`config.mk`:
```
export PLATFORM = sky130hd
export DESIGN_NAME = CPU
export DESIGN_NICKNAME = CPU
export VERILOG_FILES = /design/flow/design.v
export SDC_FILE = /design/flow/constraint.sdc
export NUM_CORES = 4
export LEC_CHECK = 0
export CAP_MARGIN = 20
export CELL_PAD_IN_SITES_GLOBAL_PLACEMENT = 3
export CORE_ASPECT_RATIO = 1.56
export CORE_MARGIN = 2
export CORE_UTILIZATION = 42
export CTS_CLUSTER_DIAMETER = 355
export PLACE_DENSITY = 0.95
export SETUP_SLACK_MARGIN = 0.31
export SLEW_MARGIN = 20
```
`constraint.sdc`:
```
create_clock -name core_clock -period 6.07 [get_ports {clk}]
set_input_delay 1.2140 -clock core_clock [delete_from_list [all_inputs] [get_ports {clk}]]
set_output_delay 1.2140 -clock core_clock [all_outputs]
set_load 0.01 [all_outputs]
```
`design.v`:
```
`timescale 1ns / 1ps
module ALU(output_data, zero, sourceA, sourceB, ALUSel);
parameter word_size = 32;
input [word_size-1:0] sourceA, sourceB;
input [2:0] ALUSel; 
output reg [word_size-1:0] output_data;
output zero;
always @(sourceA, sourceB, ALUSel) begin
	case (ALUSel)
		3'b000: output_data = sourceA + sourceB;
		3'b001: output_data = sourceA - sourceB;
		3'b010: output_data = ($signed(sourceA) < $signed(sourceB))? 1 : 0;
		3'b011: output_data = (sourceA >> sourceB);
		3'b100: output_data = (sourceA << sourceB);
		3'b101: output_data = sourceA | sourceB;
		4'b110: output_data = sourceA & sourceB;
		4'b111: output_data = sourceA ^ sourceB;
		default: output_data = 0;
	endcase
end
assign zero = (output_data == 0);
endmodule
`timescale 1ns / 1ps
module RegFile (rna,rnb,d,wn,we,clk,clrn,qa,qb);
	input 	[4:0]	rna,rnb,wn;
	input 	[31:0] 	d;
	input		we,clk,clrn;
	output 	[31:0] 	qa,qb;
	reg 	[31:0] 	register [0:31];  
	assign qa = (rna == 0)? 0 : register[rna];  
	assign qb = (rnb == 0)? 0 : register[rnb];  
	always @(posedge clk) begin
		if ((wn != 0) && (we == 1))  
			register[wn] <= d;
	end
endmodule
`timescale 1ns / 1ps
module holding_reg(output_data, input_data, write, clk, reset, resetData);
parameter word_size = 32;
input [word_size-1:0] input_data;
input [word_size-1:0] resetData;
input	write, clk, reset;
output [word_size-1:0] output_data;
reg [word_size-1:0] content;
assign output_data = content;
always @(posedge clk) begin
	if (reset) begin
		content <= resetData;
	end
	else if (write) begin
		content <= input_data;
	end
end
endmodule
`timescale 1ns / 1ps
module mux_1bit(output_data, input_data0, input_data1, select);
parameter word_size = 32;
input select;
input [word_size-1:0] input_data0, input_data1;
output reg [word_size-1:0] output_data;
always @(select or input_data0 or input_data1) begin
	case (select)
		0: output_data <= input_data0;
		1: output_data <= input_data1;
		default: output_data <= 0;
	endcase
end
endmodule
`timescale 1ns / 1ps
module mux_2bit(output_data, input_data0, input_data1, input_data2, input_data3, select);
parameter word_size = 32;
input [1:0] select;
input [word_size-1:0] input_data0, input_data1, input_data2, input_data3;
output reg [word_size-1:0] output_data;
always @(input_data0 or input_data1 or input_data2 or input_data3 or select) begin
	case (select)
		0: output_data <= input_data0;
		1: output_data <= input_data1;
		2: output_data <= input_data2;
		3: output_data <= input_data3;
		default: output_data <= 0;
	endcase
end
endmodule
`timescale 1ns / 1ps
module read_mux(output_data, input_data0, input_data1, input_data2, select);
parameter word_size = 5;
input [1:0] select;
input [word_size-1:0] input_data0, input_data1, input_data2;
output reg [word_size-1:0] output_data;
always @(select or input_data0 or input_data1 or input_data2) begin
	case (select)
		2'b00: output_data <= input_data0;
		2'b01: output_data <= input_data1;
		2'b10: output_data <= input_data2;
		default: output_data <= 0;
	endcase
end
endmodule
`timescale 1ns / 1ps
module sign_extend(input_data, output_data);
parameter word_size = 32;
parameter imm_size = 16;
input [imm_size-1:0] input_data;
output [word_size-1:0] output_data;
assign output_data = $signed(input_data);
endmodule
`timescale 1ns / 1ps
module zero_extend(input_data, output_data);
parameter word_size = 32;
parameter imm_size = 16;
input [imm_size-1:0] input_data;
output [word_size-1:0] output_data;
assign output_data = $unsigned(input_data);
endmodule
`timescale 1ns / 1ps
module sa_extend(input_data, output_data);
parameter word_size = 32;
parameter sa_size = 5;
input [sa_size-1:0] input_data;
output [word_size-1:0] output_data;
assign output_data = $unsigned(input_data);
endmodule
`timescale 1ns / 1ps
module CU(decode, clk, reset, zero, RegWre, PCWre, IRWre, ALUSrcB, ALUOp, ALUM2Reg, RegOut, DataMemRw,
     PCSrc, ExtSel, InsMemRW, WrRegData, SAExt , state, next_state, halted);
	input clk;
	input reset;
	input [5:0] decode;
	input zero;
	output reg RegWre,PCWre,IRWre,ALUSrcB,ALUM2Reg,DataMemRw,ExtSel, InsMemRW, WrRegData, SAExt;
	output reg [1:0] PCSrc;
	output reg [1:0] RegOut;
	output reg [2:0] ALUOp;
	output reg [2:0] state;
	output reg [2:0] next_state;
	output reg halted;
	parameter [2:0] sif   = 3'b000,
						 sid   = 3'b001,
						 sexe1 = 3'b110,
						 sexe2 = 3'b101,
						 sexe3 = 3'b010,
						 smem  = 3'b011,
						 swb1  = 3'b111,
						 swb2  = 3'b100;
	parameter [5:0] op_add  = 6'b000000,
						 op_sub  = 6'b000001,
						 op_addi = 6'b000010,
						 op_or   = 6'b010000,
						 op_and  = 6'b010001,
						 op_ori  = 6'b010010,
						 op_sll  = 6'b011000,
						 op_move = 6'b100000,
						 op_slt  = 6'b100111,
						 op_sw   = 6'b110000,
						 op_lw   = 6'b110001,
						 op_beq  = 6'b110100,
						 op_j    = 6'b111000,
						 op_jr   = 6'b111001,
						 op_jal  = 6'b111010,
						 op_halt = 6'b111111;
	always @(posedge clk) begin
		if (reset) begin
			state <= sif;
			halted <= 0;
		end else begin
			state <= next_state;
			if (state == sid && decode == op_halt)
				halted <= 1;
		end
	end
	always @(*) begin
		PCWre = 0;       
		IRWre = 0;       
		PCSrc = 2'b00;   
		ExtSel = 0;      
		SAExt = 0;       
		ALUSrcB = 0;     
		ALUOp = 3'b000;  
		DataMemRw = 0;   
		ALUM2Reg = 0;    
		RegOut = 2'b10;  
		RegWre = 0;      
		WrRegData = 0;   
		InsMemRW = 0;    
		next_state = state;
		if (reset) begin
			IRWre = 1;
			next_state = sif;
		end else begin
			case (state)
				sif: begin
					next_state = sid;
					IRWre = 1;
				end
				sid: begin
					case (decode)
						op_add : begin next_state = sexe1; end
						op_sub : begin next_state = sexe1; end
						op_addi: begin next_state = sexe1; ExtSel = 1; end
						op_or  : begin next_state = sexe1; end
						op_and : begin next_state = sexe1; end
						op_ori : begin next_state = sexe1; ExtSel = 1; end
						op_move: begin next_state = sexe1; end
						op_slt : begin next_state = sexe1; end
						op_sll : begin next_state = sexe1; end
						op_beq : begin next_state = sexe2; ExtSel = 1; end
						op_sw  : begin next_state = sexe3; ExtSel = 1; end
						op_lw  : begin next_state = sexe3; ExtSel = 1; end
						op_j   : begin next_state = sif; PCWre = 1; PCSrc = 2'b11; end
						op_jal : begin next_state = sif; PCWre = 1; PCSrc = 2'b11; RegOut = 2'b00; RegWre = 1; end
						op_jr  : begin next_state = sif; PCWre = 1; PCSrc = 2'b10; end
						op_halt: begin next_state = sif; end
						default: ;
					endcase
				end
				sexe1: begin
					next_state = swb1;
					WrRegData = 1;
					case (decode)
						op_add :begin ALUOp = 3'b000; end
						op_sub :begin ALUOp = 3'b001; end
						op_addi:begin ALUOp = 3'b000; ALUSrcB = 1; end
						op_or  :begin ALUOp = 3'b101; end
						op_and :begin ALUOp = 3'b110; end
						op_ori :begin ALUOp = 3'b101; ALUSrcB = 1; end
						op_move:begin ALUOp = 3'b000; end
						op_slt :begin ALUOp = 3'b010; end
						op_sll :begin ALUOp = 3'b100; ALUSrcB = 1; SAExt = 1; end
						default: ;
					endcase
				end
				sexe2: begin
					next_state = sif;
					ALUOp = 3'b001;
					PCWre = 1;
					PCSrc = zero ? 2'b01 : 2'b00;
				end
				sexe3: begin
					case (decode)
						op_sw  : begin next_state = smem; ALUOp = 3'b000; ALUSrcB = 1; end
						op_lw  : begin next_state = smem; ALUOp = 3'b000; ALUSrcB = 1; end
						default: ;
					endcase
				end
				smem: begin
					case (decode)
						op_sw  : begin next_state = sif; DataMemRw = 1; PCWre = 1; end
						op_lw  : begin next_state = swb2; ALUM2Reg = 1; end
						default: ;
					endcase
				end
				swb1: begin
					next_state = sif;
					PCWre = 1;
					WrRegData = 1;
					RegWre = 1;
					case (decode)
						op_add : begin RegOut = 2'b10; end
						op_sub : begin RegOut = 2'b10; end
						op_addi: begin RegOut = 2'b01; end
						op_or  : begin RegOut = 2'b10; end
						op_and : begin RegOut = 2'b10; end
						op_ori : begin RegOut = 2'b01; end
						op_move: begin RegOut = 2'b10; end
						op_slt : begin RegOut = 2'b10; end
						op_sll : begin RegOut = 2'b10; end
						default: ;
					endcase
				end
				swb2: begin
					next_state = sif;
					PCWre = 1;
					WrRegData = 1;
					RegWre = 1;
					RegOut = 2'b01;
				end
			endcase
		end
	end
endmodule
`timescale 1ns / 1ps
module DataPath(decode, clk, reset, zero, RegWre, PCWre, IRWre, ALUSrcB, ALUOp, ALUM2Reg, RegOut, DataMemRw,
     PCSrc, ExtSel, InsMemRW, WrRegData, SAExt, initPC, PCout,
     IMout, DMout, DAddr, DWData, DWe);
	input clk;
	input reset;
	output [5:0] decode;
	output zero;
	input RegWre,PCWre,ALUSrcB,ALUM2Reg,DataMemRw,ExtSel, InsMemRW, IRWre, WrRegData, SAExt;
	input [1:0] PCSrc;
	input [1:0] RegOut;
	input [2:0] ALUOp;
	input [31:0] initPC;
	input [31:0] IMout;       
	input [31:0] DMout;       
	output [31:0] DAddr;
	output [31:0] DWData;
	output DWe;
	parameter word_size = 32;
	parameter zero32 = 32'h0000;
	wire [word_size-1:0] PCin; 
	output [word_size-1:0] PCout;
	wire [word_size-1:0] IRout;
	wire [word_size-1:0] MDRout;
	wire [word_size-1:0] MDRin;
	wire [word_size-1:0] immZE, immSE, saSAE;
	wire [4:0] write_address;
	wire [word_size-1:0] write_data;
	wire [word_size-1:0] read_data_1, read_data_2;
	wire [word_size-1:0] Aout, Bout;
	wire [word_size-1:0] top_extend_wire;
	wire [word_size-1:0] origin_extend_wire;
	wire [word_size-1:0]	sourceB;
	wire [word_size-1:0] ALU_wire;
	wire [word_size-1:0] ALUOut_wire;
	wire [15:0] immediate;
	wire [4:0] rs, rt, rd, sa;
	wire [25:0] j_address;
	assign decode = IRout[31:26];
	assign immediate = IRout[15:0];
	assign rs = IRout[25:21];
	assign rt = IRout[20:16];
	assign rd = IRout[15:11];
	assign sa = IRout[10:6];
	assign j_address[25:0] = IRout[25:0];
	assign DAddr = ALUOut_wire;
	assign DWData = Bout;
	assign DWe = DataMemRw;
	RegFile		RF(rs, rt, write_data, write_address, RegWre,
						clk, 1'b1, read_data_1, read_data_2);
	holding_reg IR(IRout, IMout, IRWre, clk, reset, zero32);
	holding_reg	A(Aout, read_data_1, 1'b1, clk, reset, zero32);
	holding_reg B(Bout, read_data_2, 1'b1, clk, reset, zero32);
	holding_reg	ALUOut(ALUOut_wire, ALU_wire, 1'b1, clk, reset, zero32);
	holding_reg MDR(MDRout, MDRin, 1'b1, clk, reset, zero32);
	zero_extend	ZE(immediate, immZE);
	sign_extend SE(immediate, immSE);
	sa_extend   SAE(sa, saSAE);
	mux_1bit extend_mux(origin_extend_wire, immZE, immSE, ExtSel);
	mux_1bit sa_extend_mux(top_extend_wire, origin_extend_wire, saSAE,  SAExt);
	read_mux	read_sel_mux(write_address, 5'b11111, rt, rd, RegOut); 
	mux_1bit write_data_mux(write_data,PCout+4, MDRout,  WrRegData);
	mux_1bit ALUSrcB_mux(sourceB, Bout, top_extend_wire, ALUSrcB);
	mux_1bit ALUM2Reg_mux(MDRin, ALU_wire, DMout, ALUM2Reg);
	wire [31:0] jump_address;
	assign jump_address[31:28] = PCout[31:28];
	assign jump_address[27:2] = j_address[25:0];
	assign jump_address[1:0] = 2'b00;
	mux_2bit	PC_mux(PCin,
						 PCout+4,        
						 PCout+4+(immSE<<2),  
						 read_data_1,    
						 jump_address,  
						 PCSrc);
	holding_reg	PC(PCout, PCin, PCWre, clk, reset, initPC);
	ALU	mainALU(ALU_wire, zero, Aout, sourceB, ALUOp);
endmodule
`timescale 1ns / 1ps
module CPU(clk, reset, initPC,
			  imem_addr, imem_rdata,
			  dmem_addr, dmem_wdata, dmem_we, dmem_rdata,
			  halted);
	input clk, reset;
	input [31:0] initPC;
	output [31:0] imem_addr;
	input  [31:0] imem_rdata;
	output [31:0] dmem_addr;
	output [31:0] dmem_wdata;
	output dmem_we;
	input  [31:0] dmem_rdata;
	output halted;
	wire [5:0] decode;
	wire zero, RegWre,PCWre,ALUSrcB,ALUM2Reg,DataMemRw,ExtSel, InsMemRW, IRWre, WrRegData, SAExt;
	wire [1:0] PCSrc;
	wire [1:0] RegOut;
	wire [2:0] ALUOp;
	wire [2:0] state, next_state;
	wire [31:0] PCout;
	assign imem_addr = PCout;
	CU _CU(decode, clk, reset, zero, RegWre, PCWre, IRWre, ALUSrcB, ALUOp, ALUM2Reg, RegOut, DataMemRw,
     PCSrc, ExtSel, InsMemRW, WrRegData, SAExt, state, next_state, halted);
	DataPath _DataPath(decode, clk, reset, zero, RegWre, PCWre, IRWre, ALUSrcB, ALUOp, ALUM2Reg, RegOut, DataMemRw,
     PCSrc, ExtSel, InsMemRW, WrRegData, SAExt, initPC, PCout,
     imem_rdata, dmem_rdata, dmem_addr, dmem_wdata, dmem_we);
endmodule
```
`run.sh`:
```
#!/bin/bash
# the make line also repeats each setting of config.mk as NAME=value (left out here)
make -C /OpenROAD-flow-scripts/flow DESIGN_CONFIG=/design/flow/config.mk WORK_HOME=/design/flow/orfs CLKGATE_MAP_FILE= finish
```
==> run notes, run 1 <==
flow finished, numbers: combinational power share 0.280, initial antenna violation count 31, GR Overflow Total 0, max-slew violations 0, Die Wd 318 microns, clock tree buffer depth 3, power share of the clock group 0.298, # nets final 5545, overall power 23900 uW, Routed WL per cell 34.8 microns, Total Routed Length 258000 microns, first-pass GRT wire length 361000 microns, kind of critical path input port to flop, Synth cell types 92, Fail Reasons setup timing, clock slew at reported path FFs 70 ps, # H-tree levels 3, final hold slack 507 ps, Logic family by area multiplexers, number of enable flip-flop cells 1056, Startpoint Class input port, Hold Path Cell Cnt 2, post-route ant nets 0, R2R Path End _DataPath.PC.content[17], Worst Path Required 6660 ps, Post-Syn Instances 4565, CTS tree done, CP max FO 6, post-synth top area cell edfxtp_1, fmax 152 MHz, Post-Synth Adder-Cell Area 0.0273, drt pass-1 iters 9, largest net degree at the start of global routing 129, Max Cap Violations 0, Worst setup endpoint _DataPath.PC.content[17], Area Growth Syn to Fin 22.1%, Max Clock Skew 38.9 ps, Top pwr grp sequential cells, synthesized area per cell 14.2 sq um, Reg power frac 0.422, CTS Buf Count 108, Yosys Warn Count 7, P_seq 10100 uW, vias per cell 6.48, max_slew headroom 0.163, DRC errors left 0, post-synthesis register bit count 1230, most used flip-flop cell edfxtp_1, internal power 16400 uW, status finished with violations, num rows 179, Worst R2R Setup Slack -480 ps, max incr delay on CP 520 ps, crit-path leading delay family simple AND/OR/NAND/NOR gates, Tcrit/Tclk final 1.08, Tool Warnings 107, CP arrival 7150 ps, chip area 0.157 sq mm, Via Count 48.1k, Worst Setup SP reset, core area 0.153 sq mm, comb pwr 6690 uW, sequential area share after synthesis 0.545, switching power 7510 uW, mux frac, synth 0.226, worst reg2reg path startpoint _CU.state[6], VDD IR-drop max 0.251 mV, YS chip area 0.0646 sq mm, Latency at later pin 770 ps, Sw Ratio 0.314, top-count cell post-synth edfxtp_1, Worst Tran Pin Value 1260 ps, CTS Hold Buffers Added 0, final hold violations 0, Slowest-stage cell, CP or4_4, Period minus WS final 6570 ps, CTS sink cnt 1230, Setup WS pre-CTS -1740 ps, RSZ-0062 raised after global routing true, port bufs 195, asr flop ratio synth 0, # setup viols final 32, post-DP HPWL 179000 microns, Total Routing Usage GR 0.327, synth cell count leaders edfxtp_1, mux4_2, nand2_1, drt initial violations 5689, synth top area cells edfxtp_1, mux4_2, dfxtp_1, leakage 0.0269 uW, worst hold start _DataPath.IR.content[22], post-synthesis instance area 0.0646 sq mm, WP buf/inv 8, Clock Power 7110 uW, yosys xor share 0.0119, Basic Gates by Area 0.0782, Reg2Reg Depth 28, number of cells in Yosys stat 4565, RD Place Congestion 1.16, IO Pins 196, ao+oa area frac 0.0843, Largest type area fraction 0.491, CTS root buf clkbuf_16, worst hold path type flop to flop, Die Height 494 microns, WP depth 29, setup TNS -14120 ps, Power Density 303 mW/mm^2, fin worst setup slack -496 ps, Core Util at FP 0.424, CP endpoint kind flop, vias in the first global route 48.5k
==> metal layers <==
| layer | routed length, microns | GRT usage | share of wire |
|---|---|---|---|
| met5 | 54 | 0 | 0.00021 |
| met4 | 28300 | 0.302 | 0.11 |
| met2 | 126000 | 0.550 | 0.49 |
| met1 | 80200 | 0.340 | 0.31 |
| met3 | 23100 | 0.0774 | 0.090 |
==> cell type report <==
type	count	area (sq um)
Fill cell	12691	73700
Timing Repair Buffer	912	8140
Multi-Input combinational cell	2909	28800
Clock buffer	145	2910
Antenna cell	23	57.6
Sequential cell	1230	35200
Inverter	147	552
Tap cell	1991	2490
Clock inverter	59	661
==> timing repair <==
action	4_1_cts	5_1_grt
setup buffers	13	9
cloned	1	0
pin swaps	32	26
resized	51	54
endpoints found under the setup margin	33	39
==> metrics by stage <==
step,cell area (sq um),std cells,utilization
after floorplan,65000,4596,-
after global placement,74500,7165,0.488
after detailed placement,74500,7165,0.488
after CTS,78400,7383,0.514
after global routing,78800,7408,0.517
final,78900,7416,0.517
==> inputs of run 2 (changes only) <==
- CELL_PAD_IN_SITES_GLOBAL_PLACEMENT: 3 -> unset
- CORE_ASPECT_RATIO: 1.56 -> unset
- CORE_UTILIZATION: 42 -> 58
- CTS_CLUSTER_DIAMETER: 355 -> unset
- PLACE_DENSITY: 0.95 -> unset
- SETUP_SLACK_MARGIN: 0.31 -> unset
- clock period: 6.07 -> 5.15 ns (I/O delays scaled with it)
==> run 2 against run 1 <==
Effect of this change: the layout still fails its checks (setup timing); combinational power is 21% higher; synthesized area unchanged; routed wire length fell by 0.36%; cell count down 5.5%; cell area rose by 0.85%; first-iteration DRC count grew 36%; total power rose by 22%; global-route usage rose by 12 points; clock-buffer cell count is 20 higher; register-to-register slack got worse by 610 ps; worst hold slack got worse by 7.6 ps; via count is 3.5% higher; largest cell class unchanged.
==> run notes, run 2 <==
flow finished, numbers: status finished with violations, Fail Reasons setup timing, number of enable flip-flop cells 1056, first-pass GRT wire length 357000 microns, initial antenna violation count 16, dpl cells 6752, num rows 122, fmax 160 MHz, synth top area cells edfxtp_1, mux4_2, dfxtp_1, clock tree buffer depth 3, # H-tree levels 3, GR Overflow Total 0, Sw Ratio 0.313, Power Density 366 mW/mm^2, vias per cell 7.09, drt initial violations 7717, top-count cell post-synth edfxtp_1, Top pwr grp sequential cells, worst hold path type flop to flop, Die Wd 338 microns, # setup viols final 33, RD Place Congestion 1.07, most used flip-flop cell edfxtp_1, synth cell count leaders edfxtp_1, mux4_2, nand2_1, IO Pins 196, Tcrit/Tclk final 1.21, Logic family by area multiplexers, core area 0.111 sq mm, comb pwr 8080 uW, CTS Hold Buffers Added 0, # nets final 5645, power share of the clock group 0.314, Worst Path Required 5620 ps, Via Count 49.7k, Hold Path Cell Cnt 2, Synth cell types 92, DRC errors left 0, placed cell areas 0.0747 sq mm, Final Cell Area 0.0795 sq mm, final hold violations 0, Max Cap Violations 0, RSZ-0062 raised after global routing true, CTS root buf clkbuf_16, Area Growth Syn to Fin 23.1%, Reg2Reg Depth 25, internal power 20000 uW, CP arrival 6700 ps, yosys xor share 0.0119, final hold slack 500 ps, worst reg2reg path startpoint _CU.state[1], P_seq 11900 uW, post-synthesis instance area 0.0646 sq mm, Worst Tran Pin Value 1340 ps, max_slew headroom 0.108, Max Clock Skew 57.3 ps, CTS Buf Count 121, Worst Setup SP _CU.state[1], Total Routing Usage GR 0.452, mux frac, synth 0.226, crit-path leading delay family simple AND/OR/NAND/NOR gates, Post-Syn Instances 4565, post-route ant nets 0, clock slew at reported path FFs 70 ps, port bufs 195, WP depth 25, post-synth top area cell edfxtp_1, synthesized area per cell 14.2 sq um, Period minus WS final 6240 ps, post-synthesis register bit count 1230, Latency at later pin 770 ps, Basic Gates by Area 0.0782, Die Height 338 microns, max-slew violations 0, Yosys Warn Count 7, ao+oa area frac 0.0843, Slowest-stage cell, CP or4_4, number of cells in Yosys stat 4565, Largest type area fraction 0.491, CP endpoint kind flop, hold endpoint _CU.halted, fillers 7252, CP max FO 7, CTS sink cnt 1230, Worst setup endpoint _DataPath.PC.content[12], vias in the first global route 48.8k, WP buf/inv 5, YS chip area 0.0646 sq mm, sequential area share after synthesis 0.545, CTS tree done, Routed WL per cell 36.7 microns, asr flop ratio synth 0, Worst R2R Setup Slack -1090 ps, drt pass-1 iters 8, fin worst setup slack -1090 ps, Tool Warnings 107, switching power 9120 uW, overall power 29100 uW, Post-Synth Adder-Cell Area 0.0273, worst hold start _CU.halted, Clock Power 9150 uW, post-DP HPWL 171000 microns, Startpoint Class flop, kind of critical path flop to flop, Core Util at FP 0.585, Setup WS pre-CTS -2190 ps, max incr delay on CP 570 ps, Total Routed Length 257000 microns, leakage 0.0277 uW, Reg power frac 0.408, VDD IR-drop max 0.512 mV, largest net degree at the start of global routing 93, post-route insts no fill 7008, R2R Path End _DataPath.PC.content[12], chip area 0.114 sq mm, combinational power share 0.278
-- run 2: repair_timing --
| item | in CTS | in global routing |
|---|---|---|
| setup buffers | 9 | 11 |
| gates resized | 59 | 60 |
| pin swaps | 20 | 41 |
| setup endpoints to repair | 45 | 49 |
| cloned | 0 | 1 |
-- run 2: area by class of cell --
cell class / count / area (sq um) / area share
clock buffer: 165 / 3440 / 0.0432
timing repair buffer: 998 / 8890 / 0.112
antenna: 9 / 22.5 / 0.000283
tap: 1488 / 1860 / 0.0234
multi-input combinational: 2910 / 28900 / 0.363
inverter: 147 / 552 / 0.00694
clock inverter: 61 / 643 / 0.00809
sequential: 1230 / 35200 / 0.443
-- run 2: per-layer routing --
metal / GRT usage / part of all wire
met1: 0.591 / 0.34
met5: 0 / 0.00024
met2: 0.666 / 0.44
met3: 0.119 / 0.14
met4: 0.308 / 0.083
-- run 2: stage by stage --
step	TNS, ps	utilization
global route	-39580	0.720
global placement	-85480	0.676
floorplan	-60020	-
CTS	-33210	0.716
detailed placement	-91470	0.676
finish	-32720	0.720
==> inputs of run 3 (changes only) <==
- CAP_MARGIN: 20 -> 35
- CELL_PAD_IN_SITES_GLOBAL_PLACEMENT: unset -> 0
- CORE_ASPECT_RATIO: unset -> 1.56
- CORE_UTILIZATION: 58 -> 72
- CTS_CLUSTER_DIAMETER: unset -> 225
- SETUP_SLACK_MARGIN: unset -> -0.27
- clock period: 5.15 -> 3.9 ns (I/O delays scaled with it)
==> run 3 against run 2 <==
Effect of this change: the run now fails in global routing; synthesized area unchanged; die area is 19% lower; synthesized cell count stayed put.
==> run notes, run 3 <==
run metrics: num rows 137, YS chip area 0.0646 sq mm, asr flop ratio synth 0, core area 0.0891 sq mm, mux frac, synth 0.226, RD Place Congestion 1.21, Core Util at FP 0.725, post-synthesis instance area 0.0646 sq mm, top-count cell post-synth edfxtp_1, synthesized area per cell 14.2 sq um, Die Height 378 microns, synth cell count leaders edfxtp_1, mux4_2, nand2_1, IO Pins 196, ao+oa area frac 0.0843, Largest type area fraction 0.491, Post-Synth Adder-Cell Area 0.0273, GR Overflow Total 2166, Fail Step global routing, post-synthesis register bit count 1230, placed cell areas 0.0768 sq mm, status stopped before the end, number of cells in Yosys stat 4565, tool error [ERROR GRT-0116] Global routing finished with congestion. Check the congestion regions in the DRC Viewer., Basic Gates by Area 0.0782, CTS sink cnt 1230, post-synth top area cell edfxtp_1, sequential area share after synthesis 0.545, # H-tree levels 3, CTS root buf clkbuf_16, Yosys Warn Count 7, Synth cell types 92, dpl cells 6675, number of enable flip-flop cells 1056, post-DP HPWL 204000 microns, CTS Hold Buffers Added 0, chip area 0.0922 sq mm, synth top area cells edfxtp_1, mux4_2, dfxtp_1, yosys xor share 0.0119, Post-Syn Instances 4565, Die Wd 244 microns, Logic family by area multiplexers, port bufs 195, Total Routing Usage GR 0.950, most used flip-flop cell edfxtp_1, CTS Buf Count 106, clock tree buffer depth 3
## run 3: per-stage QoR
step                hold WS (ps)  utilization  setup slack [ps]  TNS, ps
CTS                          386        0.909             -2700  -152710
detailed placement           477        0.862             -3300  -189030
global placement             454        0.861             -3050  -174010
floorplan                    464            -             -2820  -189080
## run 3: per-layer routing
| layer | GRT usage | GRT overflow |
|---|---|---|
| met1 | 0.916 | 124 |
| met2 | 1.04 | 1091 |
| met3 | 0.878 | 161 |
| met4 | 0.997 | 765 |
| met5 | 0.743 | 25 |
## run 3: timing repair
item                                    4_1_cts
cloned                                        2
endpoints found under the setup margin       91
hold endpoints to repair                      0
resized                                     141
buffers inserted                             17
pin swaps                                    49
==> inputs of run 4 (changes only) <==
- CAP_MARGIN: 35 -> 5
- CORE_ASPECT_RATIO: 1.56 -> 0.69
- CTS_CLUSTER_DIAMETER: 225 -> 355
- CTS_CLUSTER_SIZE: unset -> 35
- SETUP_SLACK_MARGIN: -0.27 -> 0.31
- clock period: 3.9 -> 5.75 ns (I/O delays scaled with it)
==> run 4 against run 3 <==
Effect of this change: the flow again stops in global routing; die area about the same; synthesized cell count unchanged; synthesized area unchanged.
==> run notes, run 4 <==
run metrics: CTS Hold Buffers Added 0, Fail Step global routing, Total Routing Usage GR 0.827, # H-tree levels 2, post-synthesis instance area 0.0646 sq mm, Die Height 253 microns, post-DP HPWL 217000 microns, mux frac, synth 0.226, clock tree buffer depth 3, Post-Synth Adder-Cell Area 0.0273, most used flip-flop cell edfxtp_1, number of enable flip-flop cells 1056, CTS Buf Count 41, CTS root buf clkbuf_16, Yosys Warn Count 7, Die Wd 365 microns, sequential area share after synthesis 0.545, chip area 0.0922 sq mm, Basic Gates by Area 0.0782, Synth cell types 92, ao+oa area frac 0.0843, core area 0.0892 sq mm, tool error [ERROR GRT-0116] Global routing finished with congestion. Check the congestion regions in the DRC Viewer., number of cells in Yosys stat 4565, Post-Syn Instances 4565, asr flop ratio synth 0, placed cell areas 0.0736 sq mm, GR Overflow Total 1841, post-synth top area cell edfxtp_1, YS chip area 0.0646 sq mm, IO Pins 196, yosys xor share 0.0119, num rows 91, RD Place Congestion 1.15, Largest type area fraction 0.491, post-synthesis register bit count 1230, synth top area cells edfxtp_1, mux4_2, dfxtp_1, Logic family by area multiplexers, status stopped before the end, CTS sink cnt 1230, Core Util at FP 0.725, port bufs 195, synthesized area per cell 14.2 sq um, synth cell count leaders edfxtp_1, mux4_2, nand2_1, top-count cell post-synth edfxtp_1
-- run 4: timing repair --
item | in CTS
endpoints found under the hold margin | 0
buffers inserted | 21
resized | 129
setup endpoints to repair | 61
pin swaps | 51
-- run 4: per-layer routing --
layer | overflow | global-route usage
met1 | 111 | 0.856
met2 | 947 | 0.964
met3 | 136 | 0.691
met4 | 619 | 0.761
met5 | 28 | 0.492
-- run 4: per-stage QoR --
stage	hold slack (ps)	instances	setup WS, ps
CTS	516	6509	-971
detailed placement	468	6414	-2320
global placement	456	6414	-2010
floorplan	464	4596	-1340
==> inputs of run 5 (changes only) <==
- ABC_AREA: unset -> 1
- CAP_MARGIN: 5 -> 20
- CELL_PAD_IN_SITES_GLOBAL_PLACEMENT: 0 -> unset
- CORE_ASPECT_RATIO: 0.69 -> unset
- CORE_UTILIZATION: 72 -> 40
- CTS_CLUSTER_DIAMETER: 355 -> unset
- CTS_CLUSTER_SIZE: 35 -> unset
- HOLD_SLACK_MARGIN: unset -> 0.26
- SETUP_SLACK_MARGIN: 0.31 -> unset
- clock period: 5.75 -> 10.0 ns (I/O delays scaled with it)
==> run 5 against run 4 <==
Effect of this change: now clean on timing, DRC and antenna; die area grew 83%; synthesized area grew 2.6%; synthesized cell count grew 65%.
==> run notes, run 5 <==
flow finished, numbers: status finished clean, Worst R2R Setup Slack 2580 ps, YS chip area 0.0663 sq mm, Clock Power 5200 uW, RD Place Congestion 1.00, Post-Syn Instances 7554, dpl cells 9568, Sw Ratio 0.456, RSZ-0062 raised after global routing false, VDD IR-drop max 0.205 mV, Yosys Warn Count 7, Tcrit/Tclk final 0.832, Worst Setup SP reset, Basic Gates by Area 0.167, max incr delay on CP 500 ps, R2R Path End _DataPath.PC.content[31], Tool Warnings 128, Max Clock Skew 30.4 ps, asr flop ratio synth 0, cell mode on critical path nand2_1, port bufs 195, Hold Path Cell Cnt 2, sequential area share after synthesis 0.531, number of cells in Yosys stat 7554, Power Density 285 mW/mm^2, synth cell count leaders o21ai_0, nor2_1, edfxtp_1, Total Routing Usage GR 0.324, WP depth 31, # setup viols final 0, post-route ant nets 0, drt initial violations 8614, kind of critical path input port to flop, number of enable flip-flop cells 1056, post-route insts no fill 9829, Slowest-stage cell, CP nand3_4, Area Growth Syn to Fin 13.8%, P_seq 6690 uW, power share of the clock group 0.242, final hold violations 0, fmax 120 MHz, synth top area cells edfxtp_1, o21ai_0, nor2_1, worst reg2reg path startpoint _DataPath.IR.content[28], # nets final 7758, Max Cap Violations 0, switching power 9770 uW, first-pass GRT wire length 400000 microns, CTS root buf clkbuf_16, max-slew violations 0, Latency at later pin 810 ps, post-synth top area cell edfxtp_1, Reg power frac 0.312, post-synthesis instance area 0.0663 sq mm, most used flip-flop cell edfxtp_1, yosys xor share 0.00674, Core Util at FP 0.402, crit-path leading delay family simple AND/OR/NAND/NOR gates, CTS sink cnt 1230, Die Height 411 microns, Largest type area fraction 0.479, Worst setup endpoint _DataPath.PC.content[31], CP arrival 8870 ps, Period minus WS final 8320 ps, num rows 149, comb pwr 9570 uW, hold endpoint _CU.halted, GR Overflow Total 0, WP buf/inv 6, top-count cell post-synth o21ai_0, clock tree buffer depth 3, post-DP HPWL 179000 microns, ao+oa area frac 0.206, Setup WS pre-CTS 1030 ps, CTS tree done, Routed WL per cell 28.8 microns, DRC errors left 0, drt pass-1 iters 7, vias in the first global route 57.0k, CP max FO 53, max_slew headroom 0.193, leakage 0.0279 uW, Logic family by area AND-OR/OR-AND gates, post-synthesis register bit count 1230, CTS Buf Count 138, post-CTS setup buffers 0, internal power 11700 uW, Via Count 61.3k, Post-Synth Adder-Cell Area 0.0266, largest net degree at the start of global routing 178, clock slew at reported path FFs 60 ps, vias per cell 6.24, Synth cell types 60, setup TNS 0 ps, CP endpoint kind flop, worst hold start _CU.halted, Die Wd 411 microns, CTS Hold Buffers Added 0, IO Pins 196, Worst Path Required 10550 ps, mux frac, synth 0, Reg2Reg Depth 32, initial antenna violation count 7, worst hold path type flop to flop, synthesized area per cell 8.77 sq um, Worst Tran Pin Value 1200 ps, combinational power share 0.446, chip area 0.169 sq mm, core area 0.165 sq mm, Total Routed Length 283000 microns, Top pwr grp combinational logic, CTS resizes 0, fin worst setup slack 1680 ps, # H-tree levels 4, Startpoint Class input port
-- run 5: layer usage --
layer	routed length, microns	up-vias	track usage
met1	105000	29557	0.409
met3	31100	886	0.0672
met2	128000	4093	0.511
met5	0	-	0
met4	19300	0	0.198
li1	-	26811	-
-- run 5: cell type report --
type / instances / area, sq um
antenna: 5 / 12.5
clock buffer: 175 / 3720
clock inverter: 79 / 838
fill: 15625 / 89400
inverter: 529 / 2030
multi-input combinational: 5273 / 27500
sequential: 1230 / 35200
tap: 2189 / 2740
timing repair buffer: 349 / 3330
-- run 5: through the flow --
step | instance area, sq um | hold slack, ps | power [uW] | util
after detailed placement | 70800 | 475 | 16000 | 0.429
after global routing | 75400 | 513 | 22300 | 0.457
after global placement | 70700 | 454 | 16000 | 0.429
final | 75400 | 490 | 21500 | 0.457
after floorplan | 66400 | 438 | 12000 | -
after CTS | 75300 | 490 | 21100 | 0.457
==> inputs of run 6 (changes only) <==
- CAP_MARGIN: 20 -> 0
- CORE_MARGIN: 2 -> 9
- MAX_ROUTING_LAYER: unset -> met4
==> run 6 against run 5 <==
Effect of this change: cell count barely moved; sequential power barely moved; clock-buffer cell count fell by 3; non-clock buffer count rose by 1; critical endpoint unchanged; highest routed layer unchanged; die area rose by 6.9%; still clean on timing, DRC and antenna.
==> run notes, run 6 <==
flow finished, numbers: port bufs 195, top-count cell post-synth o21ai_0, worst hold path type flop to flop, largest net degree at the start of global routing 200, Max Cap Violations 0, max incr delay on CP 530 ps, Worst Setup SP reset, CP max FO 53, P_seq 6720 uW, CTS Hold Buffers Added 0, Worst setup endpoint _DataPath.PC.content[31], synth top area cells edfxtp_1, o21ai_0, nor2_1, Slowest-stage cell, CP nand3_4, fillers 15.4k, Yosys Warn Count 7, clock tree buffer depth 3, Total Routing Usage GR 0.309, DRC errors left 0, CTS Buf Count 137, CTS root buf clkbuf_16, synthesized area per cell 8.77 sq um, clock slew at reported path FFs 70 ps, power share of the clock group 0.239, Top pwr grp combinational logic, num rows 148, Reg power frac 0.315, kind of critical path input port to flop, Worst R2R Setup Slack 2640 ps, Post-Syn Instances 7554, # setup viols final 0, Routed WL per cell 29.0 microns, fmax 122 MHz, Core Util at FP 0.405, core area 0.164 sq mm, Logic family by area AND-OR/OR-AND gates, vias in the first global route 57.0k, crit-path leading delay family simple AND/OR/NAND/NOR gates, CP endpoint kind flop, worst reg2reg path startpoint _DataPath.IR.content[28], YS chip area 0.0663 sq mm, post-synthesis instance area 0.0663 sq mm, post-DP HPWL 181000 microns, Total Routed Length 285000 microns, R2R Path End _DataPath.PC.content[31], chip area 0.181 sq mm, Tcrit/Tclk final 0.819, IO Pins 196, Die Height 425 microns, Reg2Reg Depth 33, switching power 9740 uW, Basic Gates by Area 0.167, drt pass-1 iters 8, status finished clean, initial antenna violation count 10, post-synthesis register bit count 1230, WP buf/inv 6, hold endpoint _CU.state[7], sequential area share after synthesis 0.531, setup TNS 0 ps, Largest type area fraction 0.479, Post-Synth Adder-Cell Area 0.0266, CP arrival 8740 ps, mux frac, synth 0, number of cells in Yosys stat 7554, internal power 11600 uW, dpl cells 9557, Worst Path Required 10560 ps, post-CTS setup buffers 0, RSZ-0062 raised after global routing false, WP depth 31, Latency at later pin 800 ps, post-route insts no fill 9820, Max Clock Skew 35.7 ps, comb pwr 9510 uW, drt initial violations 8487, VDD IR-drop max 0.178 mV, number of enable flip-flop cells 1056, Hold Path Cell Cnt 2, Power Density 283 mW/mm^2, fin worst setup slack 1810 ps, final hold violations 0, Area Growth Syn to Fin 13.7%, most used flip-flop cell edfxtp_1, Tool Warnings 131, vias per cell 6.25, combinational power share 0.446, yosys xor share 0.00674, Clock Power 5110 uW, Sw Ratio 0.456, cell mode on critical path nand2_1, Worst Tran Pin Value 1220 ps, ao+oa area frac 0.206, # nets final 7758, overall power 21300 uW, RD Place Congestion 1.02, max-slew violations 0, # H-tree levels 4, post-synth top area cell edfxtp_1, Synth cell types 60, synth cell count leaders o21ai_0, nor2_1, edfxtp_1, Setup WS pre-CTS 1160 ps, final hold slack 495 ps, leakage 0.0278 uW, Startpoint Class input port, GR Overflow Total 0, Period minus WS final 8190 ps, first-pass GRT wire length 402000 microns, post-route ant nets 0, CTS tree done, CTS resizes 0, CTS sink cnt 1230, worst hold start _CU.state[3], Via Count 61.4k, max_slew headroom 0.184, asr flop ratio synth 0, Die Wd 425 microns
## run 6: stage by stage
stage	area [sq um]	util
after global placement	70600	0.432
after floorplan	66400	-
after CTS	75300	0.460
after global routing	75300	0.460
after detailed placement	70800	0.433
final	75300	0.460
## run 6: metal layers
metal / part of all wire / GRT usage / up-vias / wire length, microns
li1: - / - / 26828 / -
met1: 0.38 / 0.384 / 29494 / 108000
met2: 0.45 / 0.472 / 4169 / 128000
met3: 0.11 / 0.0627 / 909 / 31200
met4: 0.063 / 0.169 / 0 / 18000
met5: 0 / - / - / 0
## run 6: final cells by class
cell class                 count  area [sq um]  share of cell area
inverter                     529          2030              0.0269
tap                         2175          2720              0.0361
sequential                  1230         35200               0.468
multi-input combinational   5273         27500               0.365
clock inverter                77           816              0.0108
clock buffer                 172          3650              0.0485
timing repair buffer         350          3350              0.0445
antenna                       14          35.0            0.000465
==> inputs of run 7 (changes only) <==
- ABC_AREA: 1 -> unset
- CAP_MARGIN: 0 -> 20
- CORE_MARGIN: 9 -> 2
- CORE_UTILIZATION: 40 -> 68
- CTS_CLUSTER_DIAMETER: unset -> 28
- CTS_CLUSTER_SIZE: unset -> 43
- HOLD_SLACK_MARGIN: 0.26 -> unset
- SETUP_SLACK_MARGIN: unset -> 1.3
- clock period: 10.0 -> 5.03 ns (I/O delays scaled with it)
==> run 7 against run 6 <==
Effect of this change: the run now fails in global routing; synthesized cell count fell by 40%; synthesized area fell by 2.5%; die area fell by 46%.
==> run notes, run 7 <==
run metrics: yosys xor share 0.0119, post-synthesis instance area 0.0646 sq mm, Die Wd 312 microns, RD Place Congestion 1.11, YS chip area 0.0646 sq mm, post-DP HPWL 194000 microns, Die Height 312 microns, GR Overflow Total 2085, synth cell count leaders edfxtp_1, mux4_2, nand2_1, # H-tree levels 4, Post-Syn Instances 4565, num rows 113, Core Util at FP 0.683, port bufs 195, mux frac, synth 0.226, clock tree buffer depth 3, core area 0.0946 sq mm, IO Pins 196, ao+oa area frac 0.0843, most used flip-flop cell edfxtp_1, synth top area cells edfxtp_1, mux4_2, dfxtp_1, number of enable flip-flop cells 1056, CTS root buf clkbuf_16, asr flop ratio synth 0, chip area 0.0975 sq mm, Post-Synth Adder-Cell Area 0.0273, CTS sink cnt 1230, sequential area share after synthesis 0.545, Basic Gates by Area 0.0782, Synth cell types 92, synthesized area per cell 14.2 sq um, Total Routing Usage GR 0.955, tool error [ERROR GRT-0116] Global routing finished with congestion. Check the congestion regions in the DRC Viewer., post-synthesis register bit count 1230, status stopped before the end, Largest type area fraction 0.491, Fail Step global routing, Yosys Warn Count 7, number of cells in Yosys stat 4565, Logic family by area multiplexers, CTS Buf Count 222, top-count cell post-synth edfxtp_1, post-synth top area cell edfxtp_1, dpl cells 6533
run 7: timing repair:
item / CTS
pin swaps: 85
resized: 270
hold buffers: 0
setup buffers: 60
cloned: 0
setup endpoints to repair: 2101
run 7: per-layer routing:
layer	GRT overflow	global-route usage
met4	452	0.934
met2	772	1.01
met3	427	0.902
met1	434	0.949
met5	-	-
run 7: stage by stage:
stage               setup WS [ps]   util  TNS (ps)  cell area, sq um
CTS                         -1450  0.888    -46250             84000
floorplan                   -1910      -    -66230             65300
detailed placement          -2380  0.786   -160700             74400
global placement            -2110  0.786   -123810             74400
==> inputs of run 8 (changes only) <==
- CORE_UTILIZATION: 68 -> 70
- CTS_CLUSTER_DIAMETER: 28 -> unset
- CTS_CLUSTER_SIZE: 43 -> 34
- MAX_ROUTING_LAYER: met4 -> unset
- SETUP_SLACK_MARGIN: 1.3 -> unset
- clock period: 5.03 -> 6.25 ns (I/O delays scaled with it)
==> run 8 against run 7 <==
Effect of this change: the flow again stops in global routing; synthesized area did not move; synthesized cell count is the same; die area down 2.8%.
==> run notes, run 8 <==
run metrics: # H-tree levels 3, most used flip-flop cell edfxtp_1, post-synthesis instance area 0.0646 sq mm, Basic Gates by Area 0.0782, synth cell count leaders edfxtp_1, mux4_2, nand2_1, post-synthesis register bit count 1230, Die Wd 308 microns, Die Height 308 microns, Synth cell types 92, Largest type area fraction 0.491, Post-Syn Instances 4565, clock tree buffer depth 3, post-synth top area cell edfxtp_1, Post-Synth Adder-Cell Area 0.0273, num rows 111, port bufs 195, top-count cell post-synth edfxtp_1, CTS root buf clkbuf_16, dpl cells 6248, YS chip area 0.0646 sq mm, yosys xor share 0.0119, CTS sink cnt 1230, IO Pins 196, RD Place Congestion 1.10, chip area 0.0947 sq mm, post-DP HPWL 180000 microns, status stopped before the end, core area 0.0915 sq mm, number of cells in Yosys stat 4565, asr flop ratio synth 0, ao+oa area frac 0.0843, CTS Buf Count 118, Core Util at FP 0.706, Yosys Warn Count 7, Fail Step global routing, placed cell areas 0.0724 sq mm, Setup WS pre-CTS -1340 ps, mux frac, synth 0.226, Logic family by area multiplexers, sequential area share after synthesis 0.545, number of enable flip-flop cells 1056, synth top area cells edfxtp_1, mux4_2, dfxtp_1, synthesized area per cell 14.2 sq um
==> run 8: per-stage QoR <==
stage	hold slack (ps)	utilization
global placement	456	0.791
CTS	500	0.840
detailed placement	484	0.791
floorplan	464	-
==> run 8: timing repair <==
item                       in CTS
setup buffers                  29
gates resized                  66
hold buffers                    0
pin swaps                      29
setup endpoints to repair      32
==> inputs of run 9 (changes only) <==
- CORE_UTILIZATION: 70 -> 61
- CTS_CLUSTER_DIAMETER: unset -> 30
- CTS_CLUSTER_SIZE: 34 -> unset
- SETUP_SLACK_MARGIN: unset -> 1.51
- clock period: 6.25 -> 5.2 ns (I/O delays scaled with it)
==> run 9 against run 8 <==
Effect of this change: the layout now fails its checks (capacitance limit, slew limit, setup timing); synthesized cell count unchanged; synthesized area unchanged; die area is 15% higher.
==> run notes, run 9 <==
flow finished, numbers: status finished with violations, Fail Reasons capacitance limit, slew limit, setup timing, most used flip-flop cell edfxtp_1, Largest type area fraction 0.491, Tool Warnings 108, Total Routing Usage GR 0.539, vias per cell 7.78, num rows 119, Setup WS pre-CTS -2020 ps, core area 0.105 sq mm, number of enable flip-flop cells 1056, Die Height 329 microns, Total Routed Length 301000 microns, post-synthesis instance area 0.0646 sq mm, Synth cell types 92, CP max FO 8, post-DP HPWL 171000 microns, post-route insts no fill 7159, switching power 11900 uW, number of cells in Yosys stat 4565, worst hold start _DataPath.IR.content[22], largest net degree at the start of global routing 79, Max Clock Skew 80.7 ps, CTS root buf clkbuf_16, synthesized area per cell 14.2 sq um, cell mode on critical path buf_6, Area Growth Syn to Fin 30.5%, Logic family by area multiplexers, WP depth 27, max-slew violations 1, # H-tree levels 4, Startpoint Class flop, kind of critical path flop to flop, chip area 0.109 sq mm, GR Overflow Total 0, synth cell count leaders edfxtp_1, mux4_2, nand2_1, Worst Tran Pin Value 1500 ps, clock tree buffer depth 3, comb pwr 9060 uW, Reg power frac 0.327, Worst Path Required 5770 ps, post-synthesis register bit count 1230, worst hold path type flop to flop, internal power 24200 uW, Top pwr grp clock, asr flop ratio synth 0, R2R Path End _DataPath.PC.content[28], Slowest-stage cell, CP or4_4, Sw Ratio 0.329, power share of the clock group 0.422, VDD IR-drop max 0.570 mV, Final Util 0.802, Clock Power 15200 uW, vias in the first global route 54.2k, Worst setup endpoint _DataPath.PC.content[28], Post-Syn Instances 4565, Via Count 55.7k, RD Place Congestion 1.08, CTS sink cnt 1230, CP endpoint kind flop, Worst R2R Setup Slack -1260 ps, crit-path leading delay family simple AND/OR/NAND/NOR gates, drt initial violations 11.6k, final hold violations 0, Reg2Reg Depth 27, Routed WL per cell 42.0 microns, mux frac, synth 0.226, sequential area share after synthesis 0.545, fin worst setup slack -1260 ps, IO Pins 196, first-pass GRT wire length 407000 microns, CTS Hold Buffers Added 0, port bufs 195, ao+oa area frac 0.0843, CTS tree done, WP buf/inv 7, # nets final 5789, Latency at later pin 860 ps, post-route ant nets 0, # setup viols final 39, max_slew headroom -0.00706, Hold Path Cell Cnt 2, max incr delay on CP 570 ps, Core Util at FP 0.615, fmax 155 MHz, yosys xor share 0.0119, Die Wd 329 microns, CTS Buf Count 215, Worst Setup SP _CU.state[2], initial antenna violation count 23, Post-Synth Adder-Cell Area 0.0273, Max Cap Violations 1, Basic Gates by Area 0.0782, P_seq 11800 uW, clock slew at reported path FFs 60 ps, top-count cell post-synth edfxtp_1, dpl cells 6642, Power Density 429 mW/mm^2, YS chip area 0.0646 sq mm, Tcrit/Tclk final 1.24, synth top area cells edfxtp_1, mux4_2, dfxtp_1, drt pass-1 iters 10, DRC errors left 0, CP arrival 7030 ps, setup TNS -38290 ps, worst reg2reg path startpoint _CU.state[2], Yosys Warn Count 7, Period minus WS final 6460 ps, combinational power share 0.251, RSZ-0062 raised after global routing true, leakage 0.0298 uW, post-synth top area cell edfxtp_1
-- run 9: per-stage QoR --
| step | power (uW) | hold WS (ps) | cell area, sq um |
|---|---|---|---|
| final | 36100 | 522 | 84300 |
| after CTS | 34900 | 525 | 83200 |
| after floorplan | 15700 | 464 | 65300 |
| after global placement | 19400 | 487 | 74300 |
| after detailed placement | 19500 | 508 | 74300 |
| after global routing | 36400 | 565 | 84200 |
-- run 9: layout make-up --
type	instances	area (sq um)
fillers	5313	20800
clock buffers	245	5670
well taps	1391	1740
diodes	23	57.6
flip-flops and latches	1230	35200
inverters	147	557
repair buffers	1047	9280
multi-input cells	2911	29800
clock inverters	165	1950
-- run 9: repair_timing --
item | 4_1_cts | 5_1_grt
setup buffers | 47 | 32
pin swaps | 115 | 89
gates cloned | 0 | 5
setup endpoints to repair | 401 | 1044
gates resized | 198 | 138
-- run 9: per-layer routing --
metal / part of all wire / GRT usage
met5: 0.00051 / 0
met3: 0.17 / 0.205
met1: 0.30 / 0.646
met4: 0.11 / 0.456
met2: 0.42 / 0.774
==> inputs of run 10 (changes only) <==
- CORE_UTILIZATION: 61 -> 68
- CTS_CLUSTER_DIAMETER: 30 -> 29
- CTS_CLUSTER_SIZE: unset -> 50
- SETUP_SLACK_MARGIN: 1.51 -> 1.38
- clock period: 5.2 -> 7.07 ns (I/O delays scaled with it)
==> run 10 against run 9 <==
Effect of this change: the run now fails in global routing; synthesized area unchanged; die area decreased by 10%; synthesized cell count unchanged.
==> run notes, run 10 <==
run metrics: status stopped before the end, Fail Step global routing, tool error [ERROR GRT-0232] Routing congestion too high. Check the congestion heatmap in the GUI., Die Height 312 microns, ao+oa area frac 0.0843, Core Util at FP 0.683, port bufs 195, number of cells in Yosys stat 4565, CTS sink cnt 1230, post-synthesis instance area 0.0646 sq mm, RD Place Congestion 1.09, most used flip-flop cell edfxtp_1, Post-Synth Adder-Cell Area 0.0273, top-count cell post-synth edfxtp_1, num rows 113, Largest type area fraction 0.491, dpl cells 6223, post-synthesis register bit count 1230, placed cell areas 0.0716 sq mm, mux frac, synth 0.226, Post-Syn Instances 4565, Yosys Warn Count 7, Total Routing Usage GR 0.851, GR Overflow Total 9, CTS root buf clkbuf_16, yosys xor share 0.0119, synth cell count leaders edfxtp_1, mux4_2, nand2_1, # H-tree levels 4, clock tree buffer depth 3, chip area 0.0975 sq mm, core area 0.0946 sq mm, sequential area share after synthesis 0.545, number of enable flip-flop cells 1056, synthesized area per cell 14.2 sq um, IO Pins 196, Basic Gates by Area 0.0782, post-synth top area cell edfxtp_1, YS chip area 0.0646 sq mm, CTS Hold Buffers Added 0, asr flop ratio synth 0, post-DP HPWL 176000 microns, CTS Buf Count 219, Die Wd 312 microns, synth top area cells edfxtp_1, mux4_2, dfxtp_1, Logic family by area multiplexers, Synth cell types 92
-- run 10: timing repair --
item                                    CTS
pin swaps                                48
cloned                                    1
endpoints found under the setup margin  541
resized                                 103
buffers inserted                         38
-- run 10: per-layer routing --
layer,track usage,GRT overflow
met1,0.855,2
met3,0.764,0
met5,0.622,1
met2,0.941,3
met4,0.841,3
-- run 10: per-stage QoR --
step / setup WS [ps] / utilization / total power, uW / hold slack, ps
global placement: -573 / 0.757 / 13800 / 465
detailed placement: -586 / 0.757 / 14000 / 491
CTS: 406 / 0.847 / 25700 / 520
floorplan: -283 / - / 11500 / 464
==> inputs of run 11 (changes only) <==
- CAP_MARGIN: 20 -> 30
- CELL_PAD_IN_SITES_GLOBAL_PLACEMENT: unset -> 1
- CORE_ASPECT_RATIO: unset -> 1.56
- CORE_UTILIZATION: 68 -> 42
- CTS_CLUSTER_DIAMETER: 29 -> 355
- CTS_CLUSTER_SIZE: 50 -> unset
- GPL_ROUTABILITY_DRIVEN: unset -> 0
- PLACE_DENSITY_LB_ADDON: unset -> 0.16
- SETUP_SLACK_MARGIN: 1.38 -> 0.31
- clock period: 7.07 -> 8.0 ns (I/O delays scaled with it)
==> run 11 against run 10 <==
Effect of this change: now clean on timing, DRC and antenna; synthesized area unchanged; die area is 61% higher; synthesized cell count did not move.
==> run notes, run 11 <==
flow finished, numbers: status finished clean, Latency at later pin 770 ps, Power Density 239 mW/mm^2, R2R Path End _DataPath.PC.content[16], met3 usage 0.0697, sequential area share after synthesis 0.545, Top pwr grp sequential cells, CTS sink cnt 1230, Worst Tran Pin Value 1160 ps, Total Routed Length 259000 microns, Worst Setup SP reset, worst hold path type flop to flop, crit-path leading delay family simple AND/OR/NAND/NOR gates, num rows 179, post-DP HPWL 172000 microns, synthesized area per cell 14.2 sq um, Die Height 494 microns, CP arrival 8020 ps, GR Overflow Total 0, # H-tree levels 3, fin worst setup slack 544 ps, Tcrit/Tclk final 0.932, mux frac, synth 0.226, Core Util at FP 0.424, Slowest-stage cell, CP or4_4, Largest type area fraction 0.491, post-synthesis register bit count 1230, Total Routing Usage GR 0.327, Synth cell types 92, worst reg2reg path startpoint _CU.state[2], Worst R2R Setup Slack 800 ps, max-slew violations 0, number of cells in Yosys stat 4565, max incr delay on CP 510 ps, # nets final 5202, Routed WL per cell 36.6 microns, Setup WS pre-CTS -180 ps, Logic family by area multiplexers, synth cell count leaders edfxtp_1, mux4_2, nand2_1, CTS tree done, Reg2Reg Depth 29, Sw Ratio 0.317, Worst setup endpoint _DataPath.PC.content[16], post-synth top area cell edfxtp_1, Max Clock Skew 42.6 ps, clock slew at reported path FFs 70 ps, Area Growth Syn to Fin 16.7%, vias in the first global route 46.3k, Hold Path Cell Cnt 2, drt pass-1 iters 6, VDD IR-drop max 0.197 mV, vias per cell 6.53, clock tree buffer depth 3, fmax 134 MHz, post-route ant nets 0, chip area 0.157 sq mm, WP depth 27, Clock Power 5650 uW, first-pass GRT wire length 358000 microns, hold endpoint _DataPath.IR.content[4], top-count cell post-synth edfxtp_1, setup TNS 0 ps, power share of the clock group 0.314, Post-Syn Instances 4565, Startpoint Class input port, post-synthesis instance area 0.0646 sq mm, leakage 0.0251 uW, P_seq 7690 uW, drt initial violations 4962, number of enable flip-flop cells 1056, CP max FO 7, fillers 13.1k, final hold violations 0, IO Pins 196, Yosys Warn Count 7, combinational power share 0.259, max_slew headroom 0.227, Max Cap Violations 0, # setup viols final 0, port bufs 195, Tool Warnings 106, Worst Path Required 8560 ps, cell mode on critical path buf_4, most used flip-flop cell edfxtp_1, Register Area 0.0352 sq mm, grt met2 use 0.548, initial antenna violation count 18, switching power 5710 uW, largest net degree at the start of global routing 119, synth top area cells edfxtp_1, mux4_2, dfxtp_1, core area 0.153 sq mm, GR Util met1 0.370, CTS root buf clkbuf_16, Basic Gates by Area 0.0782, asr flop ratio synth 0, CTS Buf Count 114, Gate Area 0.0283 sq mm, internal power 12300 uW, RSZ-0062 raised after global routing false, Post-Synth Adder-Cell Area 0.0273, DRC errors left 0, Period minus WS final 7460 ps, worst hold start _DataPath.IR.content[4], busiest grt layer met2, WP buf/inv 9, CP endpoint kind flop, Reg power frac 0.427, CTS Hold Buffers Added 0, ao+oa area frac 0.0843, Die Wd 318 microns, comb pwr 4660 uW, Via Count 46.1k, YS chip area 0.0646 sq mm, yosys xor share 0.0119, kind of critical path input port to flop
-- run 11: layout make-up --
cell class / instances / area share
clock buffer: 147 / 0.0415
antenna: 12 / 0.000398
sequential: 1230 / 0.467
multi-input combinational: 2909 / 0.376
tap: 1991 / 0.0330
inverter: 147 / 0.00732
timing repair buffer: 563 / 0.0664
clock inverter: 65 / 0.00859
-- run 11: through the flow --
stage	std cells	utilization	total power, uW	instance area [sq um]	hold WS, ps
2_1_floorplan	4596	-	10100	64800	464
3_5_place_dp	6832	0.468	12300	71400	460
4_1_cts	7044	0.493	17900	75200	469
6_report	7064	0.494	18000	75400	469
3_3_place_gp	6824	0.467	12300	71300	450
5_1_grt	7057	0.494	18500	75400	487
-- run 11: layer usage --
layer  vias up  wire length [microns]
met5         -                     51
met4         8                  22500
met3       806                  20200
met2      2470                 127000
met1     23831                  89400
li1      18997                      -
-- run 11: what timing repair did --
item	CTS	global route
endpoints found under the setup margin	0	30
buffers inserted	0	1
gates resized	0	9
==> inputs of run 12 (changes only) <==
- ABC_AREA: unset -> 1
- CAP_MARGIN: 30 -> 15
- CELL_PAD_IN_SITES_GLOBAL_PLACEMENT: 1 -> unset
- CORE_ASPECT_RATIO: 1.56 -> 0.56
- CORE_MARGIN: 2 -> 10
- CORE_UTILIZATION: 42 -> 38
- CTS_CLUSTER_DIAMETER: 355 -> unset
- GPL_ROUTABILITY_DRIVEN: 0 -> 1
- MAX_ROUTING_LAYER: unset -> met4
- MIN_ROUTING_LAYER: unset -> met2
- PLACE_DENSITY_LB_ADDON: 0.16 -> unset
- SETUP_SLACK_MARGIN: 0.31 -> unset
- SLEW_MARGIN: 20 -> 5
- TNS_END_PERCENT: unset -> 100
- clock period: 8.0 -> 7.51 ns (I/O delays scaled with it)
==> run 12 against run 11 <==
Effect of this change: the run now fails in global routing; synthesized cell count up 65%; die area up 22%; synthesized area up 2.6%.
==> run notes, run 12 <==
run metrics: Largest type area fraction 0.479, # H-tree levels 3, number of enable flip-flop cells 1056, Core Util at FP 0.383, mux frac, synth 0, sequential area share after synthesis 0.531, CTS sink cnt 1230, CTS resizes 0, synthesized area per cell 8.77 sq um, CTS Hold Buffers Added 0, CTS Buf Count 119, tool error [ERROR GRT-0116] Global routing finished with congestion. Check the congestion regions in the DRC Viewer., Post-Synth Adder-Cell Area 0.0266, ao+oa area frac 0.206, RD Place Congestion 1.17, top-count cell post-synth o21ai_0, post-DP HPWL 216000 microns, Die Height 332 microns, synth top area cells edfxtp_1, o21ai_0, nor2_1, Post-Syn Instances 7554, Yosys Warn Count 7, Synth cell types 60, Die Wd 578 microns, core area 0.173 sq mm, Basic Gates by Area 0.167, Logic family by area AND-OR/OR-AND gates, Setup WS pre-CTS 171 ps, Total Routing Usage GR 0.618, post-CTS setup buffers 0, num rows 114, synth cell count leaders o21ai_0, nor2_1, edfxtp_1, chip area 0.192 sq mm, IO Pins 196, post-synthesis register bit count 1230, number of cells in Yosys stat 7554, CTS root buf clkbuf_16, port bufs 195, status stopped before the end, GR Overflow Total 50, post-synthesis instance area 0.0663 sq mm, clock tree buffer depth 3, yosys xor share 0.00674, asr flop ratio synth 0, Fail Step global routing, YS chip area 0.0663 sq mm, post-synth top area cell edfxtp_1, most used flip-flop cell edfxtp_1
run 12: metrics by stage:
stage,hold WS [ps],cells,instance area (sq um),total power (uW),util
after global placement,479,9866,72400,23000,0.419
after detailed placement,479,9868,72400,22900,0.419
after CTS,496,10094,76300,29000,0.442
after floorplan,438,7585,66400,16000,-
run 12: routing by layer:
layer  global-route usage  overflow
met5                    -         -
met2                0.626         1
met1                    -         -
met4                0.318         1
met3                0.796        48
==> inputs of run 13 (changes only) <==
- CAP_MARGIN: 15 -> 0
- CORE_ASPECT_RATIO: 0.56 -> unset
- CORE_MARGIN: 10 -> 9
- CORE_UTILIZATION: 38 -> 40
- CTS_CLUSTER_DIAMETER: unset -> 223
- GPL_ROUTABILITY_DRIVEN: 1 -> 0
- HOLD_SLACK_MARGIN: unset -> 0.26
- MIN_ROUTING_LAYER: met2 -> unset
- SLEW_MARGIN: 5 -> 30
- TNS_END_PERCENT: 100 -> unset
- clock period: 7.51 -> 10.0 ns (I/O delays scaled with it)
==> run 13 against run 12 <==
Effect of this change: die area down 6.0%; now clean on timing, DRC and antenna; synthesized area unchanged; synthesized cell count unchanged.
==> run notes, run 13 <==
flow finished, numbers: DRC errors left 0, WP buf/inv 6, clock slew at reported path FFs 60 ps, RSZ-0062 raised after global routing false, Yosys Warn Count 7, worst reg2reg path startpoint _DataPath.IR.content[26], max-slew violations 0, post-synthesis instance area 0.0663 sq mm, post-route ant nets 0, drt pass-1 iters 10, Tcrit/Tclk final 0.833, max_slew headroom 0.216, Worst Path Required 10550 ps, CP endpoint kind flop, IO Pins 196, clock tree buffer depth 3, fmax 120 MHz, Period minus WS final 8330 ps, Clock Power 4980 uW, switching power 9510 uW, P_seq 6690 uW, post-CTS setup buffers 0, top-count cell post-synth o21ai_0, leakage 0.0279 uW, Via Count 61.9k, max incr delay on CP 500 ps, Core Util at FP 0.405, sequential area share after synthesis 0.531, YS chip area 0.0663 sq mm, CP max FO 53, largest net degree at the start of global routing 184, GR Overflow Total 0, CTS tree done, CTS resizes 0, initial antenna violation count 6, Setup WS pre-CTS 1100 ps, synthesized area per cell 8.77 sq um, Synth cell types 60, Die Wd 425 microns, Worst setup endpoint _DataPath.PC.content[31], status finished clean, number of enable flip-flop cells 1056, Worst R2R Setup Slack 2600 ps, Max Cap Violations 0, Area Growth Syn to Fin 13.7%, comb pwr 9350 uW, CP arrival 8880 ps, Post-Syn Instances 7554, Sw Ratio 0.452, core area 0.164 sq mm, Total Routed Length 274000 microns, worst hold path type flop to flop, hold endpoint _CU.state[7], Startpoint Class input port, internal power 11500 uW, crit-path leading delay family simple AND/OR/NAND/NOR gates, final hold slack 498 ps, Power Density 279 mW/mm^2, # H-tree levels 4, Hold Path Cell Cnt 2, CTS Hold Buffers Added 0, Logic family by area AND-OR/OR-AND gates, WP depth 31, Reg power frac 0.318, cell mode on critical path nand2_1, power share of the clock group 0.237, Reg2Reg Depth 34, drt initial violations 9160, Max Clock Skew 34.8 ps, Post-Synth Adder-Cell Area 0.0266, final hold violations 0, vias in the first global route 57.3k, first-pass GRT wire length 389000 microns, yosys xor share 0.00674, Latency at later pin 810 ps, Top pwr grp combinational logic, kind of critical path input port to flop, synth top area cells edfxtp_1, o21ai_0, nor2_1, port bufs 195, mux frac, synth 0, Slowest-stage cell, CP buf_4, fin worst setup slack 1670 ps, CTS root buf clkbuf_16, worst hold start _CU.state[3], Tool Warnings 122, # setup viols final 0, Total Routing Usage GR 0.296, vias per cell 6.31, setup TNS 0 ps, post-DP HPWL 170000 microns, Worst Setup SP reset, Largest type area fraction 0.479, post-synth top area cell edfxtp_1, R2R Path End _DataPath.PC.content[31], overall power 21000 uW, # nets final 7765, Basic Gates by Area 0.167, num rows 148, synth cell count leaders o21ai_0, nor2_1, edfxtp_1, CTS sink cnt 1230, ao+oa area frac 0.206, Worst Tran Pin Value 1180 ps, Die Height 425 microns, Routed WL per cell 27.9 microns, combinational power share 0.445, post-synthesis register bit count 1230, most used flip-flop cell edfxtp_1, asr flop ratio synth 0, chip area 0.181 sq mm, CTS Buf Count 136, VDD IR-drop max 0.249 mV, number of cells in Yosys stat 7554
[run 13: layer usage]
layer / vias up / global-route usage / routed length, microns
met1: 29520 / 0.367 / 101000
met5: - / - / 0
met3: 1051 / 0.0615 / 32600
met2: 4549 / 0.436 / 118000
li1: 26808 / - / -
met4: 0 / 0.199 / 21800
[run 13: through the flow]
step	cells	cell area [sq um]	utilization
floorplan	7585	66400	-
global placement	9549	70600	0.431
detailed placement	9560	70900	0.433
CTS	9808	75200	0.459
global route	9817	75300	0.460
finish	9822	75300	0.460
[run 13: area by class of cell]
class                           instances  area [sq um]
Multi-Input combinational cell       5273         27500
Fill cell                           15393         88400
Inverter                              529          2030
Sequential cell                      1230         35200
Timing Repair Buffer                  358          3500
Clock inverter                         70           549
Clock buffer                          178          3770
Antenna cell                            9          22.5
Tap cell                             2175          2720
Power is estimated from default activity; no workload was simulated.
